## registers_32x32
module registers_32x32
  (
   input       clk_i,
   input       reset_ni,
   input       write_enable_i,
   input [4:0] register_addr_a_i,
   input [4:0] register_addr_b_i,
   input [4:0] register_write_i,
   input [31:0] write_data_i,
   output [31:0] read_data_a_o,
   output [31:0] read_data_b_o
   );
clock: 7.83 ns
lec_check: 0
abc_area: 1
cap_margin: 20
core_margin: 2
core_utilization: 63
slew_margin: 20
run.sh (not shown) runs the stock make flow with config.mk's settings and CLKGATE_MAP_FILE=.
Next try:
--- a/flow/config.mk
+++ b/flow/config.mk
@@ -8 +7,0 @@
-export ABC_AREA = 1
@@ -11 +10 @@
-export CORE_UTILIZATION = 63
+export CORE_UTILIZATION = 40
==> flow/constraint.sdc (replaced) <==
create_clock -name core_clock -period 5.74 [get_ports {clk_i}]
set_input_delay 1.1480 -clock core_clock [delete_from_list [all_inputs] [get_ports {clk_i}]]
set_output_delay 1.1480 -clock core_clock [all_outputs]
set_load 0.01 [all_outputs]
The new run ran to the end with no violations.
Final area is higher by 6.2%.
Cell count fell by 28%.
Flip-flop count is unchanged.
Via count falls by 33%.
Routed wire length goes down by about 16%.
Power climbs by about 43%.
Global-route usage falls by 23 points.
Hold slack is better by 0.013 ns.
Synthesized cell count falls by about 45%.

---

job 9683:
registers_32x32 again, from the RTL that the note above started with.
clock: 3.19 ns
lec_check: 0
abc_area: 0
cap_margin: 35
core_margin: 2
core_utilization: 72
cts_cluster_diameter: 363
max_routing_layer: met4
place_density: 0.65
setup_slack_margin: 0.43
slew_margin: 20
Job 9683 finished all stages; layout check result: FAIL, due to setup timing.
Relative to job 9683, the following input files were edited for job 5348:
==> flow/config.mk <==
export PLATFORM = sky130hd
export DESIGN_NAME = registers_32x32
export DESIGN_NICKNAME = registers_32x32
export VERILOG_FILES = /design/flow/design.v
export SDC_FILE = /design/flow/constraint.sdc
export NUM_CORES = 4
export LEC_CHECK = 0
export CAP_MARGIN = 20
export CORE_MARGIN = 2
export CORE_UTILIZATION = 12
export SLEW_MARGIN = 20
==> flow/constraint.sdc <==
create_clock -name core_clock -period 7.83 [get_ports {clk_i}]
set_input_delay 1.5660 -clock core_clock [delete_from_list [all_inputs] [get_ports {clk_i}]]
set_output_delay 1.5660 -clock core_clock [all_outputs]
set_load 0.01 [all_outputs]
Notes after the runs:
- Every stage of the flow completed for job 5348, and the final layout passed the timing, DRC and antenna checks.
- Between job 5348 and job 9683, it is job 5348 whose detailed route wirelength on metal2 is lower, by 12%.
- Number of clock-tree buffers in the layout up 11% in job 5348 wrt job 9683
- The estimated power of job 5348 ends up lower than the estimate for job 9683.
- Destination of the critical timing path: read_data_a_o[1] -> job 5348, read_data_b_o[10] -> job 9683
- Job 5348: logic gate share of total power 4.9 points below job 9683
- Measured against job 5348, the net switching power of job 9683 comes out at 3.0 times the reference value.
Modified inputs, job 9959 compared to job 5348
--- a/flow/config.mk
+++ b/flow/config.mk
@@ -8,4 +8,8 @@
 export CAP_MARGIN = 20
+export CELL_PAD_IN_SITES_GLOBAL_PLACEMENT = 2
 export CORE_MARGIN = 2
-export CORE_UTILIZATION = 12
+export CORE_UTILIZATION = 38
+export GPL_TIMING_DRIVEN = 0
+export PLACE_DENSITY = 0.56
+export SETUP_SLACK_MARGIN = 0.95
 export SLEW_MARGIN = 20
==> flow/constraint.sdc <==
create_clock -name core_clock -period 5.92 [get_ports {clk_i}]
set_input_delay 1.1840 -clock core_clock [delete_from_list [all_inputs] [get_ports {clk_i}]]
set_output_delay 1.1840 -clock core_clock [all_outputs]
set_load 0.01 [all_outputs]
### Flow results
Total power consumption of the routed design: job 9959 > job 5348
The minimum setup slack in the final design in job 9959 was higher than what job 5348 gave.
Delta (job 9959 minus job 5348): number of fillers in the final layout lost 38043; routed length per instance picked up an extra 25 um.
On total global-route track usage, the higher figure sits with job 9959, not job 5348.
Signal arrival time at the worst endpoint on job 9959 is down relative to job 5348.
Job 9959 against job 5348: final number of hold-violating endpoints did not really move; clock power up 44%.
Re maximum clock insertion buffer count: no difference whatsoever between job 5348 and job 9959.
Job 9959 ended with more via count than job 5348.
Delta(sequential share of layout area, job 9959 - job 5348) > 0
Input changes introduced in job 6915 (baseline for comparison: job 9959):
==> flow/config.mk <==
export PLATFORM = sky130hd
export DESIGN_NAME = registers_32x32
export DESIGN_NICKNAME = registers_32x32
export VERILOG_FILES = /design/flow/design.v
export SDC_FILE = /design/flow/constraint.sdc
export NUM_CORES = 4
export LEC_CHECK = 0
export CAP_MARGIN = 35
export CORE_MARGIN = 2
export CORE_UTILIZATION = 72
export CTS_CLUSTER_DIAMETER = 39
export PLACE_DENSITY = 0.64
export SETUP_SLACK_MARGIN = 0.04
export SLEW_MARGIN = 20
==> flow/constraint.sdc <==
create_clock -name core_clock -period 3.19 [get_ports {clk_i}]
set_input_delay 0.6380 -clock core_clock [delete_from_list [all_inputs] [get_ports {clk_i}]]
set_output_delay 0.6380 -clock core_clock [all_outputs]
set_load 0.01 [all_outputs]
Findings:
[flow] job 6915 | stages: complete | final checks: fail | reason: setup timing
Final area was lower in the run labelled job 9959.
Diff job 9959 and job 6915: critical path data arrival time higher in job 9959
Across both runs, part of the cycle the worst path needs was higher for job 6915 than for job 9959.
A end of the critical path of read_data_a_o[26] is what job 9959 shows, while read_data_a_o[15] belongs to job 6915.
Power and IR drop assume default switching activity.
